## design/flow/config.mk

```make
export PLATFORM = sky130hd
export DESIGN_NAME = CPU
export DESIGN_NICKNAME = CPU
export VERILOG_FILES = /design/flow/design.v
export SDC_FILE = /design/flow/constraint.sdc
export NUM_CORES = 4
export LEC_CHECK = 0
export CAP_MARGIN = 20
export CORE_MARGIN = 2
export CORE_UTILIZATION = 70
export CTS_CLUSTER_DIAMETER = 291
export CTS_CLUSTER_SIZE = 37
export SETUP_SLACK_MARGIN = 1.5
export SLEW_MARGIN = 20
```

## design/flow/constraint.sdc

```tcl
create_clock -name core_clock -period 2.86 [get_ports {clk}]
set_input_delay 0.5720 -clock core_clock [delete_from_list [all_inputs] [get_ports {clk}]]
set_output_delay 0.5720 -clock core_clock [all_outputs]
set_load 0.01 [all_outputs]
```

## design/flow/design.v

```verilog
module ALU (
    input [15:0] data1,
    input [15:0] data2,
    input [3:0] alu_op,  
    output reg [15:0] result
);
    always @(*) begin
        case (alu_op)
            4'b0000: result = data1 + data2;  
            4'b0001: result = data1 - data2;  
            4'b0010: result = data1 & data2;  
            4'b0011: result = data1 | data2;  
            4'b0100: result = data1 ^ data2;  
            4'b0101: result = ~data1;         
            4'b0110: result = data1 << data2[3:0];  
            4'b0111: result = data1 >> data2[3:0];  
            4'b1000: result = (data1 < data2) ? 16'b1 : 16'b0;  
            default: result = 16'b0;
        endcase
    end
endmodule
module Control_Unit (
    input [15:0] instr,
    output reg [3:0] alu_op,
    output reg mem_read,
    output reg mem_write,
    output reg reg_write,
    output reg [3:0] write_reg
);
    always @(*) begin
        case(instr[15:12])
            4'b0000: begin  
                alu_op = 4'b0000;
                mem_read = 1'b0;
                mem_write = 1'b0;
                reg_write = 1'b0;
                write_reg = 4'b0000;
            end
            4'b0001: begin  
                alu_op = 4'b0000;
                mem_read = 1'b0;
                mem_write = 1'b0;
                reg_write = 1'b1;
                write_reg = instr[11:8];
            end
            4'b0010: begin  
                alu_op = 4'b0001;
                mem_read = 1'b0;
                mem_write = 1'b0;
                reg_write = 1'b1;
                write_reg = instr[11:8];
            end
            4'b0011: begin  
                alu_op = 4'b0010;
                mem_read = 1'b0;
                mem_write = 1'b0;
                reg_write = 1'b1;
                write_reg = instr[11:8];
            end
            4'b0100: begin  
                alu_op = 4'b0011;
                mem_read = 1'b0;
                mem_write = 1'b0;
                reg_write = 1'b1;
                write_reg = instr[11:8];
            end
            4'b0101: begin  
                alu_op = 4'b0000;  
                mem_read = 1'b1;
                mem_write = 1'b0;
                reg_write = 1'b1;
                write_reg = instr[11:8];
            end
            4'b0110: begin  
                alu_op = 4'b0000;  
                mem_read = 1'b0;
                mem_write = 1'b1;
                reg_write = 1'b0;
                write_reg = 4'b0000;
            end
            default: begin
                alu_op = 4'b0000;
                mem_read = 1'b0;
                mem_write = 1'b0;
                reg_write = 1'b0;
                write_reg = 4'b0000;
            end
        endcase
    end
endmodule
module Register_File (
    input clk,
    input reset,
    input [3:0] read_reg1,
    input [3:0] read_reg2,
    input [3:0] write_reg,
    input [15:0] write_data,
    input reg_write,
    output [15:0] reg_data1,
    output [15:0] reg_data2
);
    reg [15:0] registers [0:15];
    integer i;
    always @(posedge clk or posedge reset) begin
        if(reset) begin
            for(i=0;i<16;i=i+1)
                registers[i]<=16'b0;
                end
        else if (reg_write) begin
            registers[write_reg] <= write_data;
        end
    end
    assign reg_data1 = registers[read_reg1];
    assign reg_data2 = registers[read_reg2];
endmodule
module Hazard_Detection_Unit (
    input [15:0] if_id_instr,
    input id_ex_mem_read,
    input [3:0] id_ex_write_reg,
    output reg hazard_detected
);
    always @(*) begin
        hazard_detected = (id_ex_mem_read &&
                           (id_ex_write_reg == if_id_instr[11:8] ||
                            id_ex_write_reg == if_id_instr[7:4]));
    end
endmodule
module CPU (
    input clk, 
    input reset, 
    output [15:0] pc, 
    input [15:0] instr, 
    output [15:0] alu_out, 
    output mem_read, 
    output mem_write, 
    input [15:0] mem_data
);
    reg [15:0] pc_reg;
    reg [15:0] if_id_instr;
    reg [15:0] id_ex_reg_data1, id_ex_reg_data2;
    reg [3:0] id_ex_alu_op;
    reg [15:0] id_ex_instr;
    reg id_ex_mem_read, id_ex_mem_write, id_ex_reg_write;
    reg [3:0] id_ex_write_reg;
    wire [15:0] alu_result;
    wire hazard_detected;
    wire [15:0] rf_reg_data1, rf_reg_data2;
    wire [3:0] alu_op;
    wire reg_write;
    wire [3:0] write_reg;
    wire [15:0] write_data;
    reg [15:0] ex_mem_alu_result;
    reg ex_mem_mem_read, ex_mem_mem_write, ex_mem_reg_write;
    reg [3:0] ex_mem_write_reg;
    always @(posedge clk or posedge reset) begin
        if (reset) begin
            pc_reg <= 0;
            if_id_instr <= 16'b0;
        end else if (!hazard_detected) begin
            pc_reg <= pc_reg + 1;
            if_id_instr <= instr;
        end
    end
    Control_Unit cu (
        .instr(if_id_instr), 
        .alu_op(alu_op), 
        .mem_read(mem_read), 
        .mem_write(mem_write), 
        .reg_write(reg_write), 
        .write_reg(write_reg)
    );
    Register_File rf (
        .clk(clk), 
        .reset(reset),
        .read_reg1(if_id_instr[11:8]), 
        .read_reg2(if_id_instr[7:4]), 
        .write_reg(ex_mem_write_reg), 
        .write_data(write_data), 
        .reg_write(ex_mem_reg_write), 
        .reg_data1(rf_reg_data1), 
        .reg_data2(rf_reg_data2)
    );
    ALU alu (
        .data1(id_ex_reg_data1), 
        .data2(id_ex_reg_data2), 
        .alu_op(id_ex_alu_op), 
        .result(alu_result)
    );
    Hazard_Detection_Unit hdu (
        .if_id_instr(if_id_instr),
        .id_ex_mem_read(id_ex_mem_read),
        .id_ex_write_reg(id_ex_write_reg),
        .hazard_detected(hazard_detected)
    );
    assign pc = pc_reg;
    assign alu_out = ex_mem_alu_result;
    always @(posedge clk or posedge reset) begin
        if (reset) begin
            id_ex_reg_data1 <= 16'b0;
            id_ex_reg_data2 <= 16'b0;
            id_ex_alu_op <= 4'b0;
            id_ex_instr <= 16'b0;
            id_ex_mem_read <= 1'b0;
            id_ex_mem_write <= 1'b0;
            id_ex_reg_write <= 1'b0;
            id_ex_write_reg <= 4'b0;
        end else if (!hazard_detected) begin
            id_ex_reg_data1 <= rf_reg_data1;
            id_ex_reg_data2 <= rf_reg_data2;
            id_ex_alu_op <= alu_op;
            id_ex_instr <= if_id_instr;
            id_ex_mem_read <= mem_read;
            id_ex_mem_write <= mem_write;
            id_ex_reg_write <= reg_write;
            id_ex_write_reg <= write_reg;
        end
    end
    always @(posedge clk or posedge reset) begin
        if (reset) begin
            ex_mem_alu_result <= 16'b0;
            ex_mem_mem_read <= 1'b0;
            ex_mem_mem_write <= 1'b0;
            ex_mem_reg_write <= 1'b0;
            ex_mem_write_reg <= 4'b0;
        end else begin
            ex_mem_alu_result <= alu_result;
            ex_mem_mem_read <= id_ex_mem_read;
            ex_mem_mem_write <= id_ex_mem_write;
            ex_mem_reg_write <= id_ex_reg_write;
            ex_mem_write_reg <= id_ex_write_reg;
        end
    end
    assign write_data = ex_mem_mem_read ? mem_data : ex_mem_alu_result;
endmodule
```

## design/flow/run.sh

```bash
#!/bin/bash
# the make line also repeats each setting of config.mk as NAME=value (left out here)
make -C /OpenROAD-flow-scripts/flow DESIGN_CONFIG=/design/flow/config.mk WORK_HOME=/design/flow/orfs CLKGATE_MAP_FILE= finish
```

==> results of run 1 <==
-- repair_timing --
item,4_1_cts
setup endpoints to repair,376
buffers inserted,172
hold buffers,0
cloned,18
resized,505
pin swaps,138
-- per-layer routing --
metal / GRT overflow / global-route usage
met5: 1 / 0.470
met4: 13 / 0.771
met3: 7 / 0.646
met2: 3 / 0.925
met1: 0 / 0.817
-- per-stage QoR --
| stage | util | setup slack, ns | setup TNS [ns] |
|---|---|---|---|
| 2_1_floorplan | - | -2.37 | -823.41 |
| 3_3_place_gp | 0.799 | -0.187 | -0.265 |
| 3_5_place_dp | 0.799 | -0.194 | -0.324 |
| 4_1_cts | 0.947 | -0.186 | -0.356 |
==> run notes, run 1 <==
* result of the run: aborted with a tool error
* Fail Step: 5_1_grt
* error message: [ERROR GRT-0116] Global routing finished with congestion. Check the congestion regions in the DRC Viewer.
* adder-cell area share of the yosys netlist: 0.0142
* number of clock sinks seen by CTS: 348
* async set-reset flop share out of synthesis: 1.00
* number of input and output port buffers inserted: 63
* Post-Place Cells: 2338
* syn_nets: 2008
* die span in x: 165 µm
* Netlist Area Pre-Place: 18200 µm²
* total overflow reported by the global router: 24
* Core Rows: 58
* proportion of synthesized chip area in sequential cells: 0.480
* chip area estimate from yosys synthesis: 18200 µm²
* syn_area_per_cell: 9.29 µm²
* dominant synthesized flop cell: sky130_fd_sc_hd__dfrtp_1
* Simple Share, Synth: 0.162
* weighted congestion at the end of routability-driven global placement: 1.10
* height of the chip: 165 µm
* synthesized instance count: 1954
* top cells by area in the synthesized netlist: sky130_fd_sc_hd__dfrtp_1 (48%), sky130_fd_sc_hd__a21oi_1 (5.8%), sky130_fd_sc_hd__nor2_1 (4.5%), sky130_fd_sc_hd__o21ai_0 (4.3%), sky130_fd_sc_hd__nand2_1 (4.1%)
* initial core utilization: 0.717
* HPWL Detailed: 46.7 mm
* core region area: 25300 µm²
* total number of H-tree levels: 1
* tally of unique sky130hd cells used after synthesis: 83
* most frequent cell after synthesis: sky130_fd_sc_hd__dfrtp_1
* Boundary Pins: 68
* cell type with the largest total area after synthesis: sky130_fd_sc_hd__dfrtp_1
* cells in synth_stat.txt: 1954
* XOR Share, Synth: 0.0227
* root cell of the clock tree: sky130_fd_sc_hd__clkbuf_16
* main logic family after synthesis: AND-OR/OR-AND gates
* number of enable-type register cells in the synthesized netlist: 0
* mux contribution to synthesized area: 0.0362
* number of flip-flops and latches in the synthesized netlist: 348
* most frequent cells after synthesis: sky130_fd_sc_hd__dfrtp_1 (347), sky130_fd_sc_hd__nor2_1 (220), sky130_fd_sc_hd__a21oi_1 (211)
* Inserted Clock Buffers: 13
* number of synthesis warnings: 6
* Clock Tree Buf Depth: 3
* compound-cell area share of the yosys netlist: 0.236
* Dominant cell area share: 0.478
* overall chip area: 27200 µm²
* area of placed instances: 20200 µm²
* total global routing track utilization: 0.795
==> run 2, diff against run 1 <==
- ABC_AREA: unset -> 1
- CAP_MARGIN: 20 -> 0
- CORE_UTILIZATION: 70 -> 72
- CTS_CLUSTER_DIAMETER: 291 -> 381
- CTS_CLUSTER_SIZE: 37 -> 15
- PLACE_DENSITY: unset -> 0.78
- SETUP_SLACK_MARGIN: 1.5 -> -0.14
- clock period: 2.86 -> 2.11 ns (I/O delays scaled with it)
==> run 2 against run 1 <==
- the layout now fails its checks (setup timing)
- synthesized cell count is 28% higher
- die area is 2.2% lower
- area after synthesis rose by 0.55%
==> run notes, run 2 <==
* result of the run: failed layout checks
* layout check fault list: setup timing
* Fmax: 360 MHz
* adder-cell area share of the yosys netlist: 0.0141
* cell breakdown of the critical path: inv_2 > ha_4 > inv_4 > nor2_4 > nand2_4 > o31ai_4 > xor2_1 > inv_1 > ha_4 > nand2_4 > inv_4 > nand2_2 > nand2_2 > nand2_1 > nand2_1 > a21oi_2 > nand3_1 > nand3_1 > nand2_1
* category of the worst setup path launch point: flop
* slew of the pin with the lowest slew margin: 0.823 ns
* switching power as a share of total power: 0.410
* type of the most critical hold path: in2async
* crit path buf inv count: 4
* Clock Tree Buf Depth: 3
* Antenna Violating Nets Remaining: 0
* maximum number of pins on one net before global-route repair: 69
* Slew Limit Fails: 0
* Post-Place Cells: 2959
* area delta synth->final: 20.0%
* routed vias/inst: 6.97
* critical path depth in cells: 19
* cell count of the worst reg-to-reg path: 19
* share of total power in the clock network: 0.204
* Netlist Area Pre-Place: 18300 µm²
* MaxCap Viol Count: 0
* dominant synthesized flop cell: sky130_fd_sc_hd__dfrtp_1
* initial core utilization: 0.729
* headroom to the max-slew limit: 0.450
* root cell of the clock tree: sky130_fd_sc_hd__clkbuf_16
* global-route wire length before repair: 112 mm
* proportion of synthesized chip area in sequential cells: 0.477
* XOR Share, Synth: 0.0182
* DRT iter0 DRCs: 4753
* Period Utilization, post-route: 1.32
* worst path arrival time: 3.25 ns
* async set-reset flop share out of synthesis: 1.00
* P_sw: 9.75 mW
* synthesized instance count: 2498
* setup slack after layout: -0.665 ns
* 1st-pass router iterations: 13
* cell class contributing the biggest share of worst-path delay: simple AND/OR/NAND/NOR gates
* total global routing track utilization: 0.567
* insertion delay to the later sink of the worst-skew pair: 0.59 ns
* Boundary Pins: 68
* Crit Path Category: reg2reg
* main logic family after synthesis: simple AND/OR/NAND/NOR gates
* endpoint of the lowest-slack register-to-register path: ex_mem_alu_result[15]$_DFF_PP0_
* number of input and output port buffers inserted: 63
* chip area estimate from yosys synthesis: 18300 µm²
* number of global-route vias before repair: 20100
* power group with the highest consumption: registers
* static leakage power: 10.4 nW
* cell type with the largest total area after synthesis: sky130_fd_sc_hd__dfrtp_1
* number of flip-flops and latches in the synthesized netlist: 348
* Inserted Clock Buffers: 27
* routed len/inst: 25.8 µm
* post-cts hold-fix buffer tally: 0
* Core Rows: 58
* R2R Path Start: id_ex_reg_data2[0]$_DFFE_PP0N_
* Seq pwr share: 0.420
* total overflow reported by the global router: 0
* largest clock skew in the final design: 0.0189 ns
* non-filler instance count after layout: 3019
* final net count: 2725
* setup repair after global routing missed its margin: yes
* maximum vdd drop: 1120 µV
* count of fill cells added during filler insertion: 1318
* compound-cell area share of the yosys netlist: 0.134
* Dominant cell area share: 0.476
* ratio of total power to cell area: 1090 nW/µm²
* syn_nets: 2552
* total number of H-tree levels: 1
* Crit path top cell by count: sky130_fd_sc_hd__nand2_1
* number of enable-type register cells in the synthesized netlist: 0
* Pint: 14.0 mW
* tally of unique sky130hd cells used after synthesis: 37
* power attributed to sequential cells: 10.0 mW
* core region area: 25000 µm²
* final setup violating endpoints: 33
* cells in synth_stat.txt: 2498
* die span in x: 163 µm
* OpenROAD warnings: 37
* initial antenna violation count: 3
* kind of end point of the critical path: flop
* Post-Route Utilization: 0.875
* finished layout cell area: 21900 µm²
* most frequent cell after synthesis: sky130_fd_sc_hd__nand2_1
* Power Combinational: 8.94 mW
* weighted congestion at the end of routability-driven global placement: 1.11
* number of synthesis warnings: 6
* area of placed instances: 20500 µm²
* Critical Path Source: id_ex_reg_data2[0]$_DFFE_PP0N_
* proportion of power drawn by combinational gates: 0.376
* clock tree from TritonCTS: built
* syn_area_per_cell: 7.31 µm²
* number of clock sinks seen by CTS: 348
* count of final hold-check violations: 0
* Routed WL: 77.8 mm
* slowest cell delay on critical path: 0.40 ns
* slack of the worst reg-to-reg path: -0.67 ns
* height of the chip: 163 µm
* biggest fanout along the worst timing path: 4
* top cells by area in the synthesized netlist: sky130_fd_sc_hd__dfrtp_1 (48%), sky130_fd_sc_hd__nand2_1 (18%), sky130_fd_sc_hd__o21ai_0 (8.0%), sky130_fd_sc_hd__nor2_1 (5.5%), sky130_fd_sc_hd__inv_1 (4.2%)
* Slowest-stage cell, CP: sky130_fd_sc_hd__dfrtp_1
* critical path capture point: ex_mem_alu_result[15]$_DFF_PP0_
* Tmin final: 2.78 ns
* residual DRC count: 0
* clock network power: 4.86 mW
* Clock Pin Slew Worst Setup and Hold Paths: 0.07 ns
* Simple Share, Synth: 0.289
* hold slack final: 0.240 ns
* via count of the routed design: 21100
* HPWL Detailed: 48.5 mm
* mux contribution to synthesized area: 0
* most frequent cells after synthesis: sky130_fd_sc_hd__nand2_1 (871), sky130_fd_sc_hd__dfrtp_1 (347), sky130_fd_sc_hd__o21ai_0 (293)
* required time at the worst-slack endpoint: 2.58 ns
* overall chip area: 26600 µm²
run 2: layer usage:
metal / global-route usage / share of wire
met4: 0.417 / 0.11
met1: 0.682 / 0.30
met5: 0 / 0.0015
met3: 0.286 / 0.19
met2: 0.779 / 0.39
run 2: stage by stage:
stage,setup WS [ns],total power [mW],setup TNS [ns]
after global routing,-0.681,24.6,-7.80
after CTS,-0.382,22.2,-3.55
after detailed placement,-0.466,17.0,-3.97
after global placement,-0.381,16.6,-2.76
final,-0.665,23.8,-6.54
after floorplan,-2.97,13.6,-1033.32
run 2: repair_timing:
item	CTS	global route
resized	61	83
pin swaps	29	29
setup endpoints to repair	13	29
setup buffers	6	8
run 2: cell type report:
type                            instances  area (µm²)  share of cell area
Antenna cell                            6        15.0            0.000686
Clock buffer                           39         721              0.0329
Clock inverter                          2        36.3             0.00166
Inverter                              210         811              0.0370
Multi-Input combinational cell       1837        8910               0.407
Sequential cell                       348        8720               0.398
Tap cell                              330         413              0.0189
Timing Repair Buffer                  247        2270               0.104
==> run 3, diff against run 2 <==
- ABC_AREA: 1 -> unset
- CAP_MARGIN: 0 -> 20
- CORE_UTILIZATION: 72 -> 65
- CTS_CLUSTER_DIAMETER: 381 -> unset
- CTS_CLUSTER_SIZE: 15 -> unset
- PLACE_DENSITY: 0.78 -> unset
- SETUP_SLACK_MARGIN: -0.14 -> unset
- clock period: 2.11 -> 2.74 ns (I/O delays scaled with it)
==> run 3 against run 2 <==
- the layout still fails its checks (setup timing)
- sequential power decreased by about 20%
- flip-flop count unchanged
- worst hold slack improved by 0.16 ns
- non-clock buffer count increased by 42
- sequential share of layout area increased by 0.17 points
- wire length decreased by 7.4%
- register-to-register slack improved by 0.32 ns
- clock power increased by 2%
- fmax decreased by 9.9%
- area after synthesis decreased by 0.55%
- core utilization decreased by 8.6 points
==> run notes, run 3 <==
* number of synthesis warnings: 6
* total global routing track utilization: 0.495
* number of flip-flops and latches in the synthesized netlist: 348
* HPWL Detailed: 48.8 mm
* XOR Share, Synth: 0.0227
* Power Combinational: 6.22 mW
* root cell of the clock tree: sky130_fd_sc_hd__clkbuf_16
* residual DRC count: 0
* headroom to the max-slew limit: 0.172
* Total Power: 19.1 mW
* Post-Route Utilization: 0.789
* async set-reset flop share out of synthesis: 1.00
* final setup violating endpoints: 7
* total overflow reported by the global router: 0
* most frequent cells after synthesis: sky130_fd_sc_hd__dfrtp_1 (347), sky130_fd_sc_hd__nor2_1 (220), sky130_fd_sc_hd__a21oi_1 (211)
* worst path arrival time: 3.47 ns
* Clock Tree Buf Depth: 3
* area delta synth->final: 20.1%
* Fmax: 325 MHz
* final net count: 2169
* number of input and output port buffers inserted: 63
* syn_area_per_cell: 9.29 µm²
* cell count of the worst reg-to-reg path: 15
* cell class contributing the biggest share of worst-path delay: simple AND/OR/NAND/NOR gates
* R2R Path Start: id_ex_reg_data2[4]$_DFFE_PP0N_
* Inserted Clock Buffers: 37
* main logic family after synthesis: AND-OR/OR-AND gates
* finished layout cell area: 21800 µm²
* most frequent cell after synthesis: sky130_fd_sc_hd__dfrtp_1
* top cells by area in the synthesized netlist: sky130_fd_sc_hd__dfrtp_1 (48%), sky130_fd_sc_hd__a21oi_1 (5.8%), sky130_fd_sc_hd__nor2_1 (4.5%), sky130_fd_sc_hd__o21ai_0 (4.3%), sky130_fd_sc_hd__nand2_1 (4.1%)
* proportion of synthesized chip area in sequential cells: 0.480
* Antenna Violating Nets Remaining: 0
* power group with the highest consumption: registers
* die span in x: 171 µm
* share of total power in the clock network: 0.259
* critical path depth in cells: 15
* number of clock sinks seen by CTS: 348
* clock tree from TritonCTS: built
* via count of the routed design: 18200
* slew of the pin with the lowest slew margin: 1.24 ns
* cell type with the largest total area after synthesis: sky130_fd_sc_hd__dfrtp_1
* non-filler instance count after layout: 2517
* ratio of total power to cell area: 878 nW/µm²
* Dominant cell area share: 0.478
* maximum number of pins on one net before global-route repair: 51
* Crit path top cell by count: sky130_fd_sc_hd__buf_6
* DRT iter0 DRCs: 2991
* Crit Path Category: reg2reg
* Routed WL: 72.1 mm
* proportion of power drawn by combinational gates: 0.325
* total number of H-tree levels: 2
* adder-cell area share of the yosys netlist: 0.0142
* category of the worst setup path launch point: flop
* Period Utilization, post-route: 1.12
* global-route wire length before repair: 106 mm
* maximum vdd drop: 590 µV
* compound-cell area share of the yosys netlist: 0.236
* 1st-pass router iterations: 11
* core region area: 27600 µm²
* required time at the worst-slack endpoint: 3.13 ns
* initial core utilization: 0.657
* largest clock skew in the final design: 0.0164 ns
* tally of unique sky130hd cells used after synthesis: 83
* endpoint of the lowest-slack register-to-register path: ex_mem_alu_result[15]$_DFF_PP0_
* switching power as a share of total power: 0.368
* power attributed to sequential cells: 7.96 mW
* kind of end point of the critical path: flop
* routed vias/inst: 7.21
* chip area estimate from yosys synthesis: 18200 µm²
* result of the run: failed layout checks
* routed len/inst: 28.6 µm
* setup slack after layout: -0.341 ns
* dominant synthesized flop cell: sky130_fd_sc_hd__dfrtp_1
* number of enable-type register cells in the synthesized netlist: 0
* synthesized instance count: 1954
* cells in synth_stat.txt: 1954
* post-cts hold-fix buffer tally: 0
* setup repair after global routing missed its margin: yes
* Pint: 12.1 mW
* Netlist Area Pre-Place: 18200 µm²
* MaxCap Viol Count: 0
* Clock Pin Slew Worst Setup and Hold Paths: 0.07 ns
* mux contribution to synthesized area: 0.0362
* Tmin final: 3.08 ns
* type of the most critical hold path: in2async
* syn_nets: 2008
* layout check fault list: setup timing
* slowest cell delay on critical path: 0.45 ns
* Critical Path Source: id_ex_reg_data2[4]$_DFFE_PP0N_
* critical path capture point: ex_mem_alu_result[15]$_DFF_PP0_
* insertion delay to the later sink of the worst-skew pair: 0.53 ns
* Core Rows: 61
* Simple Share, Synth: 0.162
* clock network power: 4.96 mW
* Slew Limit Fails: 0
* number of global-route vias before repair: 17600
* crit path buf inv count: 4
* weighted congestion at the end of routability-driven global placement: 1.07
* Seq pwr share: 0.416
* Post-Place Cells: 2437
* Slowest-stage cell, CP: sky130_fd_sc_hd__or3_4
* height of the chip: 171 µm
* cell breakdown of the critical path: or3_4 > buf_6 > nor2_2 > nor2_1 > xnor2_1 > ha_1 > buf_6 > buf_4 > nand2_1 > a21boi_2 > o31a_1 > buf_6 > a31oi_1 > xnor2_1 > o211ai_2
* count of final hold-check violations: 0
* biggest fanout along the worst timing path: 4
* area of placed instances: 20300 µm²
* slack of the worst reg-to-reg path: -0.34 ns
* Boundary Pins: 68
* static leakage power: 8.97 nW
* overall chip area: 29300 µm²
* P_sw: 7.05 mW
* OpenROAD warnings: 37
* initial antenna violation count: 2
-- run 3: what timing repair did --
item	in CTS	in global routing
endpoints found under the setup margin	8	12
buffers inserted	7	12
pin swaps	16	33
endpoints found under the hold margin	0	0
gates resized	25	24
-- run 3: area by class of cell --
| class | instances | area, µm² |
|---|---|---|
| Multi-Input combinational cell | 1419 | 8780 |
| Fill cell | 1841 | 5830 |
| Clock inverter | 15 | 151 |
| Clock buffer | 47 | 1020 |
| Tap cell | 378 | 473 |
| Inverter | 20 | 78.8 |
| Antenna cell | 1 | 2.50 |
| Timing Repair Buffer | 289 | 2580 |
| Sequential cell | 348 | 8710 |
-- run 3: routing by layer --
metal	global-route usage	wire length, µm
met5	0	27
met4	0.326	5860
met3	0.165	10200
met2	0.743	30900
met1	0.613	25000
-- run 3: metrics by stage --
stage | setup slack, ns | TNS [ns] | hold WS (ns)
after floorplan | -2.47 | -856.95 | 0.354
after global placement | -0.293 | -0.874 | 0.367
after detailed placement | -0.341 | -1.20 | 0.380
after CTS | -0.311 | -1.43 | 0.395
after global routing | -0.535 | -3.37 | 0.400
final | -0.341 | -1.89 | 0.398
==> run 4, diff against run 3 <==
- ABC_AREA: unset -> 1
- CORE_UTILIZATION: 65 -> 68
- SETUP_SLACK_MARGIN: unset -> 1.5
- clock period: 2.74 -> 4.93 ns (I/O delays scaled with it)
==> run 4 against run 3 <==
- the run now finishes clean
- worst setup slack better by 2.1 ns
- power is 49% lower
- sequential share of layout area is 2.8 points higher
- sequential power is 47% lower
- clock power is 44% lower
- count of clock-buffer cells in the layout is 3 higher
- wire length is 6.3% lower
- area after synthesis is 0.55% higher
- die area is 3.8% lower
- final cell count is 15% higher
- largest cell class is now registers
- largest power group unchanged
==> run notes, run 4 <==
* result of the run: no timing/DRC/antenna violations
* maximum vdd drop: 485 µV
* Crit Path Category: reg2reg
* Fmax: 313 MHz
* maximum number of pins on one net before global-route repair: 132
* met3 demand-to-capacity share in global routing: 0.202
* most frequent cell after synthesis: sky130_fd_sc_hd__nand2_1
* routed len/inst: 23.4 µm
* cell type with the largest total area after synthesis: sky130_fd_sc_hd__dfrtp_1
* Clock Tree Buf Depth: 3
* Dominant cell area share: 0.476
* via count of the routed design: 18700
* cell count of the worst reg-to-reg path: 17
* global-route wire length before repair: 102 mm
* XOR Share, Synth: 0.0182
* cell count of the worst hold path: 0
* final setup violating endpoints: 0
* OpenROAD warnings: 39
* tally of unique sky130hd cells used after synthesis: 37
* beginning of the worst hold path: id_ex_reg_write$_DFFE_PP0N_
* number of global-route vias before repair: 17900
* chip area estimate from yosys synthesis: 18300 µm²
* cell class contributing the biggest share of worst-path delay: simple AND/OR/NAND/NOR gates
* total global routing track utilization: 0.484
* core region area: 26200 µm²
* main logic family after synthesis: simple AND/OR/NAND/NOR gates
* height of the chip: 168 µm
* number of flip-flops and latches in the synthesized netlist: 348
* biggest fanout along the worst timing path: 5
* critical path depth in cells: 17
* Post-Route Utilization: 0.778
* total overflow reported by the global router: 0
* setup repair after global routing missed its margin: no
* switching power as a share of total power: 0.377
* adder-cell area share of the yosys netlist: 0.0141
* headroom to the max-slew limit: 0.121
* endpoint of the lowest-slack register-to-register path: ex_mem_alu_result[15]$_DFF_PP0_
* Power Combinational: 2.77 mW
* cell breakdown of the critical path: inv_1 > ha_1 > inv_1 > nor2_1 > nand2_2 > o31ai_2 > xor2_1 > inv_1 > ha_1 > a21oi_1 > nand2_1 > nand2_1 > nand2_1 > a21oi_1 > nand3_1 > nand3_1 > nand2_1
* Clock Pin Slew Worst Setup and Hold Paths: 0.06 ns
* GRT met2 Usage: 0.689
* P_sw: 3.69 mW
* slew of the pin with the lowest slew margin: 1.32 ns
* power attributed to sequential cells: 4.24 mW
* slowest cell delay on critical path: 0.42 ns
* mux contribution to synthesized area: 0
* area delta synth->final: 11.7%
* HPWL Detailed: 42.3 mm
* static leakage power: 9.70 nW
* Slew Limit Fails: 0
* share of total power in the clock network: 0.284
* syn_area_per_cell: 7.31 µm²
* end point of the worst hold path: ex_mem_reg_write$_DFF_PP0_
* top cells by area in the synthesized netlist: sky130_fd_sc_hd__dfrtp_1 (48%), sky130_fd_sc_hd__nand2_1 (18%), sky130_fd_sc_hd__o21ai_0 (8.0%), sky130_fd_sc_hd__nor2_1 (5.5%), sky130_fd_sc_hd__inv_1 (4.2%)
* count of final hold-check violations: 0
* Critical Path Source: id_ex_reg_data2[0]$_DFFE_PP0N_
* initial antenna violation count: 0
* number of input and output port buffers inserted: 63
* routed vias/inst: 6.49
* Slowest-stage cell, CP: sky130_fd_sc_hd__dfrtp_1
* root cell of the clock tree: sky130_fd_sc_hd__clkbuf_16
* slack of the worst reg-to-reg path: 1.73 ns
* overall chip area: 28200 µm²
* die span in x: 168 µm
* Simple Share, Synth: 0.289
* clock network power: 2.79 mW
* category of the worst setup path launch point: flop
* MaxCap Viol Count: 0
* most heavily used metal layer in global routing: met2
* proportion of synthesized chip area in sequential cells: 0.477
* 1st-pass router iterations: 9
* met1 demand-to-capacity share in global routing: 0.624
* dominant synthesized flop cell: sky130_fd_sc_hd__dfrtp_1
* Seq pwr share: 0.433
* final net count: 2581
* number of enable-type register cells in the synthesized netlist: 0
* number of clock sinks seen by CTS: 348
* residual DRC count: 0
* Period Utilization, post-route: 0.649
* required time at the worst-slack endpoint: 5.30 ns
* most frequent cells after synthesis: sky130_fd_sc_hd__nand2_1 (871), sky130_fd_sc_hd__dfrtp_1 (347), sky130_fd_sc_hd__o21ai_0 (293)
* largest clock skew in the final design: 0.0284 ns
* count of fill cells added during filler insertion: 1906
* ratio of total power to cell area: 481 nW/µm²
* worst path arrival time: 3.57 ns
* crit path buf inv count: 3
* Netlist Area Pre-Place: 18300 µm²
* minimum setup slack after placement: 1.67 ns
* syn_nets: 2552
* initial core utilization: 0.697
* area of placed instances: 19100 µm²
* critical path capture point: ex_mem_alu_result[15]$_DFF_PP0_
* proportion of power drawn by combinational gates: 0.282
* power group with the highest consumption: registers
* compound-cell area share of the yosys netlist: 0.134
* insertion delay to the later sink of the worst-skew pair: 0.54 ns
* weighted congestion at the end of routability-driven global placement: 1.02
* DRT iter0 DRCs: 3245
* Crit path top cell by count: sky130_fd_sc_hd__nand2_1
* antenna cells: 0
* type of the most critical hold path: reg2reg
* finished layout cell area: 20400 µm²
* total number of H-tree levels: 2
* Setup TNS Final: 0 ns
* Boundary Pins: 68
* kind of end point of the critical path: flop
* clock tree from TritonCTS: built
* async set-reset flop share out of synthesis: 1.00
* Antenna Violating Nets Remaining: 0
* Pint: 6.11 mW
* hold slack final: 0.393 ns
* Core Rows: 59
* number of synthesis warnings: 6
* cells in synth_stat.txt: 2498
* synthesized instance count: 2498
* Routed WL: 67.5 mm
* Inserted Clock Buffers: 37
* R2R Path Start: id_ex_reg_data2[0]$_DFFE_PP0N_
* Tmin final: 3.20 ns
* setup slack after layout: 1.73 ns
## run 4: final cells by class
class | count | area, µm² | area share
well taps | 335 | 419 | 0.0206
multi-input cells | 1837 | 8380 | 0.411
inverters | 210 | 792 | 0.0389
repair buffers | 93 | 885 | 0.0434
flip-flops and latches | 348 | 8710 | 0.427
clock buffers | 50 | 1060 | 0.0518
clock inverters | 12 | 139 | 0.00681
## run 4: timing repair
item,CTS,global route
hold buffers,0,0
setup endpoints to repair,0,3
gates resized,0,4
setup buffers,0,0
## run 4: metrics by stage
step	power, mW	std cells
floorplan	5.79	2498
global placement	6.75	2822
detailed placement	6.86	2822
CTS	9.63	2884
global route	10.2	2885
finish	9.80	2885
## run 4: routing by layer
layer / share of wire / vias to the layer above / routed length, µm
met5: 0 / - / 0
met4: 0.078 / 0 / 5250
met2: 0.40 / 1594 / 27000
met1: 0.35 / 8568 / 23700
met3: 0.17 / 446 / 11500
li1: - / 8107 / -
==> run 5, diff against run 4 <==
- CAP_MARGIN: 20 -> 0
- CORE_ASPECT_RATIO: unset -> 0.84
- CORE_UTILIZATION: 68 -> 72
- CTS_CLUSTER_DIAMETER: unset -> 379
- CTS_CLUSTER_SIZE: unset -> 20
- SETUP_SLACK_MARGIN: 1.5 -> -0.11
- clock period: 4.93 -> 1.74 ns (I/O delays scaled with it)
==> run 5 against run 4 <==
- the run now fails in 5_1_grt
- die area down 5.4%
- synthesized cell count stayed put
- area after synthesis is the same
==> run notes, run 5 <==
* result of the run: aborted with a tool error
* Fail Step: 5_1_grt
* error message: [ERROR DPL-0038] Utilization greater than 100%, impossible to legalize
* post-cts hold-fix buffer tally: 0
* syn_area_per_cell: 7.31 µm²
* number of input and output port buffers inserted: 63
* Core Rows: 53
* chip area estimate from yosys synthesis: 18300 µm²
* cell type with the largest total area after synthesis: sky130_fd_sc_hd__dfrtp_1
* Netlist Area Pre-Place: 18300 µm²
* most frequent cell after synthesis: sky130_fd_sc_hd__nand2_1
* cells in synth_stat.txt: 2498
* main logic family after synthesis: simple AND/OR/NAND/NOR gates
* Inserted Clock Buffers: 21
* top cells by area in the synthesized netlist: sky130_fd_sc_hd__dfrtp_1 (48%), sky130_fd_sc_hd__nand2_1 (18%), sky130_fd_sc_hd__o21ai_0 (8.0%), sky130_fd_sc_hd__nor2_1 (5.5%), sky130_fd_sc_hd__inv_1 (4.2%)
* Boundary Pins: 68
* die span in x: 178 µm
* number of enable-type register cells in the synthesized netlist: 0
* overall chip area: 26600 µm²
* number of flip-flops and latches in the synthesized netlist: 348
* total number of H-tree levels: 1
* number of clock sinks seen by CTS: 348
* Simple Share, Synth: 0.289
* number of synthesis warnings: 6
* adder-cell area share of the yosys netlist: 0.0141
* height of the chip: 150 µm
* XOR Share, Synth: 0.0182
* synthesized instance count: 2498
* proportion of synthesized chip area in sequential cells: 0.477
* core region area: 25000 µm²
* Clock Tree Buf Depth: 3
* async set-reset flop share out of synthesis: 1.00
* mux contribution to synthesized area: 0
* dominant synthesized flop cell: sky130_fd_sc_hd__dfrtp_1
* most frequent cells after synthesis: sky130_fd_sc_hd__nand2_1 (871), sky130_fd_sc_hd__dfrtp_1 (347), sky130_fd_sc_hd__o21ai_0 (293)
* compound-cell area share of the yosys netlist: 0.134
* HPWL Detailed: 50.6 mm
* Dominant cell area share: 0.476
* weighted congestion at the end of routability-driven global placement: 1.18
* tally of unique sky130hd cells used after synthesis: 37
* syn_nets: 2552
* root cell of the clock tree: sky130_fd_sc_hd__clkbuf_16
* initial core utilization: 0.730
## run 5: metrics by stage
stage	setup slack, ns	instances	total power, mW	area (µm²)	hold WS, ns
3_5_place_dp	-0.921	3035	21.3	21600	0.374
4_1_cts	-0.816	3097	27.1	22800	0.264
2_1_floorplan	-3.27	2498	16.8	18500	0.354
3_3_place_gp	-0.729	3035	20.8	21600	0.365
## run 5: timing repair
item                       in CTS
hold endpoints to repair        0
setup buffers                  30
gates resized                 120
pin swaps                      57
setup endpoints to repair      63
gates cloned                    2
==> run 6, diff against run 5 <==
- ABC_AREA: 1 -> unset
- CORE_ASPECT_RATIO: 0.84 -> unset
- CORE_UTILIZATION: 72 -> 71
- CTS_CLUSTER_DIAMETER: 379 -> unset
- CTS_CLUSTER_SIZE: 20 -> unset
- MAX_ROUTING_LAYER: unset -> met4
- SETUP_SLACK_MARGIN: -0.11 -> 1.5
- clock period: 1.74 -> 3.14 ns (I/O delays scaled with it)
==> run 6 against run 5 <==
- the run again fails in 5_1_grt
- area after synthesis is 0.55% lower
- die area is 0.81% higher
- synthesized cell count is 22% lower
==> run notes, run 6 <==
* result of the run: aborted with a tool error
* Fail Step: 5_1_grt
* error message: [ERROR GRT-0116] Global routing finished with congestion. Check the congestion regions in the DRC Viewer.
* initial core utilization: 0.723
* Core Rows: 58
* number of enable-type register cells in the synthesized netlist: 0
* chip area estimate from yosys synthesis: 18200 µm²
* adder-cell area share of the yosys netlist: 0.0142
* Inserted Clock Buffers: 37
* weighted congestion at the end of routability-driven global placement: 1.07
* number of clock sinks seen by CTS: 348
* main logic family after synthesis: AND-OR/OR-AND gates
* Simple Share, Synth: 0.162
* number of flip-flops and latches in the synthesized netlist: 348
* total overflow reported by the global router: 74
* number of synthesis warnings: 6
* synthesized instance count: 1954
* root cell of the clock tree: sky130_fd_sc_hd__clkbuf_16
* minimum setup slack after placement: 0.0360 ns
* syn_area_per_cell: 9.29 µm²
* top cells by area in the synthesized netlist: sky130_fd_sc_hd__dfrtp_1 (48%), sky130_fd_sc_hd__a21oi_1 (5.8%), sky130_fd_sc_hd__nor2_1 (4.5%), sky130_fd_sc_hd__o21ai_0 (4.3%), sky130_fd_sc_hd__nand2_1 (4.1%)
* compound-cell area share of the yosys netlist: 0.236
* Boundary Pins: 68
* core region area: 25100 µm²
* most frequent cell after synthesis: sky130_fd_sc_hd__dfrtp_1
* mux contribution to synthesized area: 0.0362
* proportion of synthesized chip area in sequential cells: 0.480
* most frequent cells after synthesis: sky130_fd_sc_hd__dfrtp_1 (347), sky130_fd_sc_hd__nor2_1 (220), sky130_fd_sc_hd__a21oi_1 (211)
* syn_nets: 2008
* dominant synthesized flop cell: sky130_fd_sc_hd__dfrtp_1
* overall chip area: 26900 µm²
* area of placed instances: 19700 µm²
* Dominant cell area share: 0.478
* tally of unique sky130hd cells used after synthesis: 83
* total number of H-tree levels: 2
* height of the chip: 164 µm
* post-cts hold-fix buffer tally: 0
* Netlist Area Pre-Place: 18200 µm²
* cells in synth_stat.txt: 1954
* Clock Tree Buf Depth: 3
* HPWL Detailed: 44.5 mm
* total global routing track utilization: 0.828
* die span in x: 164 µm
* number of input and output port buffers inserted: 63
* cell type with the largest total area after synthesis: sky130_fd_sc_hd__dfrtp_1
* async set-reset flop share out of synthesis: 1.00
* XOR Share, Synth: 0.0227
run 6: stage by stage:
step	total power, mW	instances	TNS [ns]
floorplan	9.62	1954	-745.41
global placement	11.2	2298	0
detailed placement	11.5	2298	0
CTS	16.6	2568	0
run 6: what timing repair did:
action                                  4_1_cts
pin swaps                                   150
endpoints found under the setup margin      375
resized                                     348
buffers inserted                            185
cloned                                       20
run 6: layer usage:
layer	overflow	global-route usage
met2	29	0.951
met4	36	0.812
met1	2	0.827
met5	-	-
met3	7	0.679
==> run 7, diff against run 6 <==
- ABC_AREA: unset -> 1
- CTS_CLUSTER_SIZE: unset -> 15
- MAX_ROUTING_LAYER: met4 -> unset
- SETUP_SLACK_MARGIN: 1.5 -> -0.14
- clock period: 3.14 -> 2.64 ns (I/O delays scaled with it)
==> run 7 against run 6 <==
- now fails the layout checks on setup timing
- synthesized cell count rose by 28%
- area after synthesis rose by 0.55%
- die area rose by 0.54%
==> run notes, run 7 <==
* number of enable-type register cells in the synthesized netlist: 0
* weighted congestion at the end of routability-driven global placement: 1.08
* number of input and output port buffers inserted: 63
* MaxCap Viol Count: 0
* Seq pwr share: 0.411
* end point of the worst hold path: ex_mem_reg_write$_DFF_PP0_
* OpenROAD warnings: 36
* met1 demand-to-capacity share in global routing: 0.672
* non-filler instance count after layout: 2943
* syn_nets: 2552
* Netlist Area Pre-Place: 18300 µm²
* slowest cell delay on critical path: 0.39 ns
* Clock Pin Slew Worst Setup and Hold Paths: 0.07 ns
* kind of end point of the critical path: flop
* most heavily used metal layer in global routing: met2
* static leakage power: 10.1 nW
* Slew Limit Fails: 0
* cell count of the worst hold path: 0
* clock network power: 5.66 mW
* total overflow reported by the global router: 0
* Clock Tree Buf Depth: 3
* Inserted Clock Buffers: 37
* compound-cell area share of the yosys netlist: 0.134
* mux contribution to synthesized area: 0
* initial antenna violation count: 1
* count of final hold-check violations: 0
* Crit path top cell by count: sky130_fd_sc_hd__nand2_1
* cell type with the largest total area after synthesis: sky130_fd_sc_hd__dfrtp_1
* total global routing track utilization: 0.546
* syn_area_per_cell: 7.31 µm²
* DRT iter0 DRCs: 4235
* 1st-pass router iterations: 15
* Period Utilization, post-route: 1.01
* maximum vdd drop: 740 µV
* core region area: 25200 µm²
* Simple Share, Synth: 0.289
* endpoint of the lowest-slack register-to-register path: ex_mem_alu_result[13]$_DFF_PP0_
* largest clock skew in the final design: 0.0309 ns
* worst path arrival time: 3.05 ns
* crit path buf inv count: 4
* Dominant cell area share: 0.476
* Slowest-stage cell, CP: sky130_fd_sc_hd__dfrtp_1
* headroom to the max-slew limit: 0.432
* number of synthesis warnings: 6
* cell class contributing the biggest share of worst-path delay: simple AND/OR/NAND/NOR gates
* XOR Share, Synth: 0.0182
* proportion of power drawn by combinational gates: 0.296
* met3 demand-to-capacity share in global routing: 0.282
* initial core utilization: 0.725
* finished layout cell area: 21100 µm²
* Tmin final: 2.67 ns
* Core Rows: 58
* slack of the worst reg-to-reg path: -0.03 ns
* switching power as a share of total power: 0.379
* Routed WL: 72.6 mm
* number of global-route vias before repair: 19200
* layout check fault list: setup timing
* insertion delay to the later sink of the worst-skew pair: 0.54 ns
* tally of unique sky130hd cells used after synthesis: 37
* total number of H-tree levels: 2
* final setup violating endpoints: 1
* Critical Path Source: id_ex_reg_data2[0]$_DFFE_PP0N_
* adder-cell area share of the yosys netlist: 0.0141
* biggest fanout along the worst timing path: 4
* P_sw: 7.30 mW
* result of the run: failed layout checks
* dominant synthesized flop cell: sky130_fd_sc_hd__dfrtp_1
* cell count of the worst reg-to-reg path: 17
* slew of the pin with the lowest slew margin: 0.850 ns
* most frequent cell after synthesis: sky130_fd_sc_hd__nand2_1
* GRT met2 Usage: 0.746
* Fmax: 374 MHz
* routed vias/inst: 6.76
* Total Power: 19.3 mW
* beginning of the worst hold path: id_ex_reg_write$_DFFE_PP0N_
* chip area estimate from yosys synthesis: 18300 µm²
* height of the chip: 164 µm
* maximum number of pins on one net before global-route repair: 92
* hold slack final: 0.412 ns
* R2R Path Start: id_ex_reg_data2[0]$_DFFE_PP0N_
* power attributed to sequential cells: 7.93 mW
* Pint: 12.0 mW
* async set-reset flop share out of synthesis: 1.00
* residual DRC count: 0
* area of placed instances: 19600 µm²
* setup slack after layout: -0.0320 ns
* critical path depth in cells: 17
* final net count: 2638
* ratio of total power to cell area: 913 nW/µm²
* area delta synth->final: 15.7%
* root cell of the clock tree: sky130_fd_sc_hd__clkbuf_16
* cells in synth_stat.txt: 2498
* most frequent cells after synthesis: sky130_fd_sc_hd__nand2_1 (871), sky130_fd_sc_hd__dfrtp_1 (347), sky130_fd_sc_hd__o21ai_0 (293)
* die span in x: 164 µm
* Post-Route Utilization: 0.839
* routed len/inst: 24.7 µm
* post-cts hold-fix buffer tally: 0
* category of the worst setup path launch point: flop
* Power Combinational: 5.71 mW
* proportion of synthesized chip area in sequential cells: 0.477
* power group with the highest consumption: registers
* Post-Place Cells: 2873
* HPWL Detailed: 45.5 mm
* required time at the worst-slack endpoint: 3.02 ns
* synthesized instance count: 2498
* cell breakdown of the critical path: inv_2 > ha_4 > inv_2 > nor2_4 > nand2_4 > o31ai_4 > xor2_1 > inv_1 > ha_4 > nand2_2 > buf_4 > nor2_2 > nand3_2 > nand2_1 > nand2_1 > nand3_1 > nand2_1
* critical path capture point: ex_mem_alu_result[13]$_DFF_PP0_
* type of the most critical hold path: reg2reg
* top cells by area in the synthesized netlist: sky130_fd_sc_hd__dfrtp_1 (48%), sky130_fd_sc_hd__nand2_1 (18%), sky130_fd_sc_hd__o21ai_0 (8.0%), sky130_fd_sc_hd__nor2_1 (5.5%), sky130_fd_sc_hd__inv_1 (4.2%)
* Crit Path Category: reg2reg
* global-route wire length before repair: 108 mm
* overall chip area: 27000 µm²
* number of clock sinks seen by CTS: 348
* number of flip-flops and latches in the synthesized netlist: 348
* clock tree from TritonCTS: built
* Antenna Violating Nets Remaining: 0
* share of total power in the clock network: 0.293
* via count of the routed design: 19900
* Boundary Pins: 68
* main logic family after synthesis: simple AND/OR/NAND/NOR gates
[run 7: routing by layer]
metal,share of wire,routed length [µm]
met1,0.33,23700
met2,0.39,28600
met3,0.19,13700
met4,0.091,6570
met5,0.0013,93
[run 7: repair_timing]
item | in CTS | in global routing
buffers inserted | 0 | 3
endpoints found under the setup margin | 4 | 9
resized | 4 | 40
pin swaps | 1 | 17
[run 7: per-stage QoR]
step	TNS [ns]	setup WS, ns
after floorplan	-884.61	-2.55
after global placement	-0.394	-0.157
after detailed placement	-0.786	-0.225
after CTS	-0.572	-0.148
after global routing	-0.975	-0.179
final	-0.0320	-0.0320
[run 7: cell type report]
| type | instances | area, µm² |
|---|---|---|
| multi-input combinational | 1837 | 8490 |
| inverter | 210 | 796 |
| fill | 1476 | 4050 |
| clock inverter | 12 | 210 |
| timing repair buffer | 150 | 1410 |
| clock buffer | 51 | 1090 |
| antenna | 5 | 12.5 |
| tap | 330 | 413 |
| sequential | 348 | 8710 |
==> run 8, diff against run 7 <==
- CTS_CLUSTER_DIAMETER: unset -> 381
- clock period: 2.64 -> 2.22 ns (I/O delays scaled with it)
==> run 8 against run 7 <==
- still fails the layout checks on setup timing
- clock skew decreased by 0.011 ns
- critical path depth decreased by 3
- fmax increased by 4.6%
- sequential share of layout area decreased by 0.64 points
- sequential power increased by 19%
- via count increased by 1.1%
- die area unchanged
- final cell count increased by 1.9%
- largest cell class is now multi-input combinational cells
- largest power group unchanged
==> run notes, run 8 <==
* Power Combinational: 7.60 mW
* Post-Route Utilization: 0.852
* power attributed to sequential cells: 9.40 mW
* clock tree from TritonCTS: built
* setup repair after global routing missed its margin: yes
* cells in synth_stat.txt: 2498
* switching power as a share of total power: 0.397
* chip area estimate from yosys synthesis: 18300 µm²
* Simple Share, Synth: 0.289
* Period Utilization, post-route: 1.15
* MaxCap Viol Count: 0
* XOR Share, Synth: 0.0182
* Clock Tree Buf Depth: 3
* compound-cell area share of the yosys netlist: 0.134
* Pint: 13.0 mW
* ratio of total power to cell area: 1010 nW/µm²
* endpoint of the lowest-slack register-to-register path: ex_mem_alu_result[13]$_DFF_PP0_
* post-cts hold-fix buffer tally: 0
* global-route wire length before repair: 107 mm
* DRT iter0 DRCs: 3569
* Crit Path Category: reg2reg
* cell class contributing the biggest share of worst-path delay: simple AND/OR/NAND/NOR gates
* Total Power: 21.6 mW
* initial core utilization: 0.725
* cell count of the worst reg-to-reg path: 14
* proportion of power drawn by combinational gates: 0.352
* Slowest-stage cell, CP: sky130_fd_sc_hd__dfrtp_1
* 1st-pass router iterations: 11
* critical path capture point: ex_mem_alu_result[13]$_DFF_PP0_
* height of the chip: 164 µm
* syn_nets: 2552
* final net count: 2708
* Tmin final: 2.56 ns
* Seq pwr share: 0.436
* total number of H-tree levels: 1
* Antenna Violating Nets Remaining: 0
* Core Rows: 58
* share of total power in the clock network: 0.212
* layout check fault list: setup timing
* kind of end point of the critical path: flop
* core region area: 25200 µm²
* most frequent cell after synthesis: sky130_fd_sc_hd__nand2_1
* number of enable-type register cells in the synthesized netlist: 0
* cell breakdown of the critical path: inv_2 > nand4_1 > buf_4 > nor4_4 > nor3_2 > nor2b_4 > ha_4 > nand2_2 > nand2_2 > o21bai_4 > a21oi_2 > nand3_1 > nand3_1 > nand2_1
* non-filler instance count after layout: 2998
* number of input and output port buffers inserted: 63
* insertion delay to the later sink of the worst-skew pair: 0.57 ns
* Post-Place Cells: 2942
* required time at the worst-slack endpoint: 2.67 ns
* Fmax: 391 MHz
* P_sw: 8.56 mW
* top cells by area in the synthesized netlist: sky130_fd_sc_hd__dfrtp_1 (48%), sky130_fd_sc_hd__nand2_1 (18%), sky130_fd_sc_hd__o21ai_0 (8.0%), sky130_fd_sc_hd__nor2_1 (5.5%), sky130_fd_sc_hd__inv_1 (4.2%)
* slowest cell delay on critical path: 0.43 ns
* Netlist Area Pre-Place: 18300 µm²
* power group with the highest consumption: registers
* residual DRC count: 0
* Slew Limit Fails: 0
* maximum vdd drop: 967 µV
* dominant synthesized flop cell: sky130_fd_sc_hd__dfrtp_1
* count of final hold-check violations: 0
* final setup violating endpoints: 24
* initial antenna violation count: 3
* HPWL Detailed: 46.5 mm
* main logic family after synthesis: simple AND/OR/NAND/NOR gates
* Routed WL: 71.9 mm
* slew of the pin with the lowest slew margin: 0.811 ns
* OpenROAD warnings: 37
* number of flip-flops and latches in the synthesized netlist: 348
* adder-cell area share of the yosys netlist: 0.0141
* routed vias/inst: 6.71
* slack of the worst reg-to-reg path: -0.34 ns
* synthesized instance count: 2498
* Critical Path Source: id_ex_reg_data2[4]$_DFFE_PP0N_
* most frequent cells after synthesis: sky130_fd_sc_hd__nand2_1 (871), sky130_fd_sc_hd__dfrtp_1 (347), sky130_fd_sc_hd__o21ai_0 (293)
* weighted congestion at the end of routability-driven global placement: 1.07
* async set-reset flop share out of synthesis: 1.00
* root cell of the clock tree: sky130_fd_sc_hd__clkbuf_16
* headroom to the max-slew limit: 0.459
* total global routing track utilization: 0.532
* R2R Path Start: id_ex_reg_data2[4]$_DFFE_PP0N_
* area delta synth->final: 17.6%
* Setup TNS Final: -3.22 ns
* worst path arrival time: 3.01 ns
* Dominant cell area share: 0.476
* critical path depth in cells: 14
* setup slack after layout: -0.335 ns
* number of synthesis warnings: 6
* type of the most critical hold path: in2async
* maximum number of pins on one net before global-route repair: 66
* largest clock skew in the final design: 0.0201 ns
* Clock Pin Slew Worst Setup and Hold Paths: 0.08 ns
* static leakage power: 10.2 nW
* Inserted Clock Buffers: 27
* via count of the routed design: 20100
* mux contribution to synthesized area: 0
* clock network power: 4.57 mW
* cell type with the largest total area after synthesis: sky130_fd_sc_hd__dfrtp_1
* Boundary Pins: 68
* syn_area_per_cell: 7.31 µm²
* crit path buf inv count: 2
* result of the run: failed layout checks
* tally of unique sky130hd cells used after synthesis: 37
* proportion of synthesized chip area in sequential cells: 0.477
* biggest fanout along the worst timing path: 5
* overall chip area: 27000 µm²
* die span in x: 164 µm
* area of placed instances: 20300 µm²
* number of global-route vias before repair: 19100
* routed len/inst: 24.0 µm
* total overflow reported by the global router: 0
* number of clock sinks seen by CTS: 348
* finished layout cell area: 21500 µm²
* category of the worst setup path launch point: flop
-- run 8: routing by layer --
metal,part of all wire,wire (µm),vias up,global-route usage
li1,-,-,8360,-
met1,0.33,23600,9183,0.672
met2,0.40,28800,1976,0.732
met3,0.18,13000,580,0.238
met4,0.089,6410,6,0.363
met5,0.0013,94,-,0
-- run 8: repair_timing --
item                                    in CTS  in global routing
gates cloned                                 0                  0
endpoints found under the setup margin      12                 21
pin swaps                                   28                 18
resized                                     52                 37
setup buffers                                5                  9
-- run 8: stage by stage --
step / worst slack [ns] / hold WS [ns]
final: -0.335 / 0.312
after floorplan: -2.88 / 0.354
after detailed placement: -0.395 / 0.377
after CTS: -0.249 / 0.331
after global routing: -0.464 / 0.345
after global placement: -0.315 / 0.361
-- run 8: final cells by class --
type	instances	area, µm²
well taps	330	413
fillers	1475	3720
multi-input cells	1837	8710
diodes	3	7.51
clock inverters	2	25.0
flip-flops and latches	348	8710
repair buffers	230	2080
clock buffers	38	717
inverters	210	792
==> run 9, diff against run 8 <==
- ABC_AREA: 1 -> unset
- CORE_UTILIZATION: 71 -> 69
- CTS_CLUSTER_DIAMETER: 381 -> unset
- CTS_CLUSTER_SIZE: 15 -> 20
- SETUP_SLACK_MARGIN: -0.14 -> -0.26
- clock period: 2.22 -> 2.58 ns (I/O delays scaled with it)
==> run 9 against run 8 <==
- the layout still fails its checks (setup timing)
- sequential power fell by 9.3%
- non-clock buffer count grew 50
- die area up 2.3%
- worst setup slack worse by 0.18 ns
- wire length rose by 6.1%
- clock skew up 0.011 ns
- power shrank 2.1%
- first-iteration DRC count increased by 11%
- count of clock-buffer cells in the layout grew 11
- largest cell class unchanged
- critical path type unchanged
- area after synthesis decreased by 0.55%
- combinational power is 12% lower
- final cell count down 18%
- largest power group unchanged
==> run notes, run 9 <==
* result of the run: failed layout checks
* layout check fault list: setup timing
* number of input and output port buffers inserted: 63
* antenna cells: 0
* DRT iter0 DRCs: 3955
* static leakage power: 8.98 nW
* cell count of the worst reg-to-reg path: 13
* headroom to the max-slew limit: 0.306
* category of the worst setup path launch point: flop
* number of enable-type register cells in the synthesized netlist: 0
* Crit Path Category: reg2reg
* Routed WL: 76.3 mm
* Inserted Clock Buffers: 38
* Power Combinational: 6.72 mW
* initial core utilization: 0.701
* number of clock sinks seen by CTS: 348
* residual DRC count: 0
* largest clock skew in the final design: 0.0313 ns
* global-route wire length before repair: 112 mm
* final setup violating endpoints: 30
* compound-cell area share of the yosys netlist: 0.236
* Period Utilization, post-route: 1.20
* cell type with the largest total area after synthesis: sky130_fd_sc_hd__dfrtp_1
* maximum vdd drop: 934 µV
* DR WL met3: 12.6 mm
* via count of the routed design: 19000
* R2R Path Start: id_ex_reg_data2[4]$_DFFE_PP0N_
* tally of unique sky130hd cells used after synthesis: 83
* proportion of synthesized chip area in sequential cells: 0.480
* number of flip-flops and latches in the synthesized netlist: 348
* weighted congestion at the end of routability-driven global placement: 1.10
* total overflow reported by the global router: 0
* routed vias/inst: 7.71
* slack of the worst reg-to-reg path: -0.52 ns
* P_sw: 7.89 mW
* critical path capture point: ex_mem_alu_result[9]$_DFF_PP0_
* type of the most critical hold path: in2async
* Simple Share, Synth: 0.162
* number of synthesis warnings: 6
* total global routing track utilization: 0.536
* count of final hold-check violations: 0
* HPWL Detailed: 47.4 mm
* power group with the highest consumption: registers
* area delta synth->final: 19.7%
* mux contribution to synthesized area: 0.0362
* main logic family after synthesis: AND-OR/OR-AND gates
* maximum number of pins on one net before global-route repair: 96
* async set-reset flop share out of synthesis: 1.00
* insertion delay to the later sink of the worst-skew pair: 0.55 ns
* syn_nets: 2008
* adder-cell area share of the yosys netlist: 0.0142
* Critical Path Source: id_ex_reg_data2[4]$_DFFE_PP0N_
* most frequent cell after synthesis: sky130_fd_sc_hd__dfrtp_1
* Boundary Pins: 68
* setup slack after layout: -0.519 ns
* switching power as a share of total power: 0.373
* top cells by area in the synthesized netlist: sky130_fd_sc_hd__dfrtp_1 (48%), sky130_fd_sc_hd__a21oi_1 (5.8%), sky130_fd_sc_hd__nor2_1 (4.5%), sky130_fd_sc_hd__o21ai_0 (4.3%), sky130_fd_sc_hd__nand2_1 (4.1%)
* syn_area_per_cell: 9.29 µm²
* endpoint of the lowest-slack register-to-register path: ex_mem_alu_result[9]$_DFF_PP0_
* height of the chip: 166 µm
* total number of H-tree levels: 2
* minimum setup slack after placement: -0.417 ns
* number of global-route vias before repair: 18600
* root cell of the clock tree: sky130_fd_sc_hd__clkbuf_16
* critical path depth in cells: 13
* final net count: 2161
* slowest cell delay on critical path: 0.41 ns
* core region area: 25900 µm²
* OpenROAD warnings: 37
* Fmax: 323 MHz
* most frequent cells after synthesis: sky130_fd_sc_hd__dfrtp_1 (347), sky130_fd_sc_hd__nor2_1 (220), sky130_fd_sc_hd__a21oi_1 (211)
* routed len/inst: 30.9 µm
* proportion of power drawn by combinational gates: 0.318
* slew of the pin with the lowest slew margin: 1.04 ns
* Netlist Area Pre-Place: 18200 µm²
* Clock Tree Buf Depth: 3
* cell breakdown of the critical path: or3_4 > buf_6 > buf_4 > nor2_4 > nor2_2 > xnor2_1 > ha_1 > a21oi_2 > inv_1 > o31a_1 > o21a_1 > or3_1 > a31o_2
* worst path arrival time: 3.51 ns
* Antenna Violating Nets Remaining: 0
* Clock Pin Slew Worst Setup and Hold Paths: 0.06 ns
* clock network power: 5.86 mW
* overall chip area: 27600 µm²
* total length of routed met2 wires: 31.3 mm
* biggest fanout along the worst timing path: 3
* clock tree from TritonCTS: built
* die span in x: 166 µm
* required time at the worst-slack endpoint: 2.99 ns
* MaxCap Viol Count: 0
* crit path buf inv count: 3
* share of total power in the clock network: 0.278
* XOR Share, Synth: 0.0227
* setup repair after global routing missed its margin: yes
* chip area estimate from yosys synthesis: 18200 µm²
* synthesized instance count: 1954
* Core Rows: 59
* initial antenna violation count: 1
* cell class contributing the biggest share of worst-path delay: AND-OR/OR-AND gates
* Pint: 13.2 mW
* dominant synthesized flop cell: sky130_fd_sc_hd__dfrtp_1
* Tmin final: 3.10 ns
* topmost layer with routed signal wires: met5
* Total Power: 21.1 mW
* power attributed to sequential cells: 8.53 mW
* kind of end point of the critical path: flop
* cells in synth_stat.txt: 1954
* routed length on met1: 24.5 mm
* Slew Limit Fails: 0
* ratio of total power to cell area: 972 nW/µm²
* Slowest-stage cell, CP: sky130_fd_sc_hd__or3_4
* Seq pwr share: 0.404
* 1st-pass router iterations: 22
* Dominant cell area share: 0.478
==> run 9: what timing repair did <==
item	4_1_cts	5_1_grt
hold buffers	0	0
pin swaps	25	28
hold endpoints to repair	0	0
setup endpoints to repair	6	8
resized	12	28
buffers inserted	8	9
==> run 9: final cells by class <==
class / instances / area (µm²)
multi-input combinational: 1419 / 8750
inverter: 20 / 78.8
timing repair buffer: 280 / 2460
tap: 335 / 419
sequential: 348 / 8710
fill: 1393 / 4180
clock buffer: 49 / 1040
clock inverter: 19 / 268
==> run 9: metrics by stage <==
step	instance area (µm²)	utilization	hold WS, ns	TNS (ns)	instances
2_1_floorplan	18200	-	0.354	-902.05	1954
3_3_place_gp	20100	0.778	0.360	-1.84	2388
3_5_place_dp	20200	0.778	0.385	-2.06	2388
4_1_cts	21600	0.832	0.331	-2.63	2463
5_1_grt	21700	0.839	0.343	-6.15	2470
6_report	21700	0.839	0.330	-6.15	2470
==> run 9: routing by layer <==
| metal | track usage | vias up |
|---|---|---|
| li1 | - | 7438 |
| met1 | 0.665 | 8877 |
| met2 | 0.780 | 2021 |
| met3 | 0.206 | 695 |
| met4 | 0.365 | 4 |
| met5 | 0 | - |
==> run 10, diff against run 9 <==
- ABC_AREA: unset -> 1
- CORE_UTILIZATION: 69 -> 66
- CTS_CLUSTER_SIZE: 20 -> unset
- SETUP_SLACK_MARGIN: -0.26 -> -0.14
- clock period: 2.58 -> 1.91 ns (I/O delays scaled with it)
==> run 10 against run 9 <==
- highest routed layer unchanged
- final cell count is 25% higher
- critical endpoint is now ex_mem_alu_result[13]$_DFF_PP0_
- via count is 8.4% higher
- largest power group unchanged
- the layout still fails its checks (setup timing)
- power is 35% higher
==> run notes, run 10 <==
* category of the worst setup path launch point: flop
* clock network power: 7.62 mW
* post-cts hold-fix buffer tally: 0
* number of enable-type register cells in the synthesized netlist: 0
* kind of end point of the critical path: flop
* async set-reset flop share out of synthesis: 1.00
* Inserted Clock Buffers: 37
* proportion of synthesized chip area in sequential cells: 0.477
* Netlist Area Pre-Place: 18300 µm²
* Seq pwr share: 0.387
* insertion delay to the later sink of the worst-skew pair: 0.55 ns
* mux contribution to synthesized area: 0
* switching power as a share of total power: 0.384
* 1st-pass router iterations: 12
* static leakage power: 11.0 nW
* via count of the routed design: 20600
* DRT iter0 DRCs: 3583
* final net count: 2782
* Fmax: 379 MHz
* maximum number of pins on one net before global-route repair: 65
* main logic family after synthesis: simple AND/OR/NAND/NOR gates
* largest clock skew in the final design: 0.0257 ns
* syn_area_per_cell: 7.31 µm²
* hold slack final: 0.288 ns
* maximum vdd drop: 929 µV
* root cell of the clock tree: sky130_fd_sc_hd__clkbuf_16
* MaxCap Viol Count: 0
* Routed WL: 76.6 mm
* overall chip area: 29000 µm²
* Slew Limit Fails: 0
* clock tree from TritonCTS: built
* type of the most critical hold path: in2async
* power attributed to sequential cells: 11.0 mW
* Antenna Violating Nets Remaining: 0
* tally of unique sky130hd cells used after synthesis: 37
* P_sw: 10.9 mW
* number of synthesis warnings: 6
* critical path capture point: ex_mem_alu_result[13]$_DFF_PP0_
* register area: 8710 µm²
* routed len/inst: 24.7 µm
* biggest fanout along the worst timing path: 4
* number of flip-flops and latches in the synthesized netlist: 348
* total global routing track utilization: 0.529
* cell class contributing the biggest share of worst-path delay: simple AND/OR/NAND/NOR gates
* area delta synth->final: 27.1%
* Core Rows: 60
* synthesized instance count: 2498
* global-route wire length before repair: 114 mm
* Dominant cell area share: 0.476
* Crit path top cell by count: sky130_fd_sc_hd__nand2_1
* slew of the pin with the lowest slew margin: 0.740 ns
* initial core utilization: 0.675
* syn_nets: 2552
* non-filler instance count after layout: 3098
* Boundary Pins: 68
* adder-cell area share of the yosys netlist: 0.0141
* endpoint of the lowest-slack register-to-register path: ex_mem_alu_result[13]$_DFF_PP0_
* slack of the worst reg-to-reg path: -0.73 ns
* chip area estimate from yosys synthesis: 18300 µm²
* Tmin final: 2.64 ns
* Period Utilization, post-route: 1.38
* dominant synthesized flop cell: sky130_fd_sc_hd__dfrtp_1
* layout check fault list: setup timing
* routed vias/inst: 6.66
* Power Combinational: 9.84 mW
* Pint: 17.6 mW
* total overflow reported by the global router: 0
* die span in x: 170 µm
* count of fill cells added during filler insertion: 1461
* Clock Pin Slew Worst Setup and Hold Paths: 0.07 ns
* area taken by multi-input logic gates: 8990 µm²
* cell breakdown of the critical path: inv_2 > ha_4 > inv_4 > nor2_4 > nand2_4 > buf_6 > buf_4 > buf_6 > nand2_4 > xor2_1 > inv_1 > ha_4 > nand2_2 > inv_1 > nand2_1 > nand2_4 > nand3_2 > nand2_1 > nand2_1 > nand3_1 > nand2_1
* Total Power: 28.5 mW
* most frequent cell after synthesis: sky130_fd_sc_hd__nand2_1
* cells in synth_stat.txt: 2498
* Critical Path Source: id_ex_reg_data2[0]$_DFFE_PP0N_
* HPWL Detailed: 49.2 mm
* core region area: 27000 µm²
* count of final hold-check violations: 0
* OpenROAD warnings: 37
* compound-cell area share of the yosys netlist: 0.134
* share of total power in the clock network: 0.268
* Slowest-stage cell, CP: sky130_fd_sc_hd__dfrtp_1
* top cells by area in the synthesized netlist: sky130_fd_sc_hd__dfrtp_1 (48%), sky130_fd_sc_hd__nand2_1 (18%), sky130_fd_sc_hd__o21ai_0 (8.0%), sky130_fd_sc_hd__nor2_1 (5.5%), sky130_fd_sc_hd__inv_1 (4.2%)
* Post-Place Cells: 3013
* result of the run: failed layout checks
* worst path arrival time: 3.05 ns
* weighted congestion at the end of routability-driven global placement: 1.05
* initial antenna violation count: 2
* power group with the highest consumption: registers
* Clock Tree Buf Depth: 3
* proportion of power drawn by combinational gates: 0.346
* final setup violating endpoints: 62
* setup slack after layout: -0.731 ns
* XOR Share, Synth: 0.0182
* R2R Path Start: id_ex_reg_data2[0]$_DFFE_PP0N_
* most frequent cells after synthesis: sky130_fd_sc_hd__nand2_1 (871), sky130_fd_sc_hd__dfrtp_1 (347), sky130_fd_sc_hd__o21ai_0 (293)
* cell type with the largest total area after synthesis: sky130_fd_sc_hd__dfrtp_1
* total number of H-tree levels: 2
* ratio of total power to cell area: 1230 nW/µm²
* number of global-route vias before repair: 20200
* number of clock sinks seen by CTS: 348
* setup repair after global routing missed its margin: yes
* slowest cell delay on critical path: 0.39 ns
* crit path buf inv count: 7
* cell count of the worst reg-to-reg path: 21
* residual DRC count: 0
* required time at the worst-slack endpoint: 2.32 ns
* Crit Path Category: reg2reg
* Simple Share, Synth: 0.289
* headroom to the max-slew limit: 0.506
* height of the chip: 170 µm
* number of input and output port buffers inserted: 63
* critical path depth in cells: 21
run 10: layer usage:
metal,vias to the layer above,track usage,wire (µm)
li1,8511,-,-
met1,9442,0.637,25100
met2,2014,0.753,31000
met3,660,0.240,13400
met4,2,0.372,7010
met5,-,0.0313,9
run 10: cell type report:
type	count	area share
diodes	2	0.000216
repair buffers	294	0.129
flip-flops and latches	348	0.376
clock inverters	12	0.00647
multi-input cells	1837	0.387
inverters	210	0.0345
well taps	341	0.0184
clock buffers	54	0.0484
run 10: timing repair:
action                                  CTS  global route
resized                                  53            93
pin swaps                                30            23
gates cloned                              0             0
endpoints found under the setup margin   27            41
setup buffers                            11             6
run 10: metrics by stage:
stage               setup WS, ns  cell area [µm²]  setup TNS [ns]  utilization
floorplan                  -3.13            18400        -1090.47            -
global placement          -0.631            21200          -14.82        0.785
detailed placement        -0.734            21200           -9.31        0.786
CTS                       -0.649            22800           -7.99        0.843
global route              -0.884            23200          -15.62        0.858
finish                    -0.731            23200          -10.78        0.858
Power and IR drop assume default switching activity.
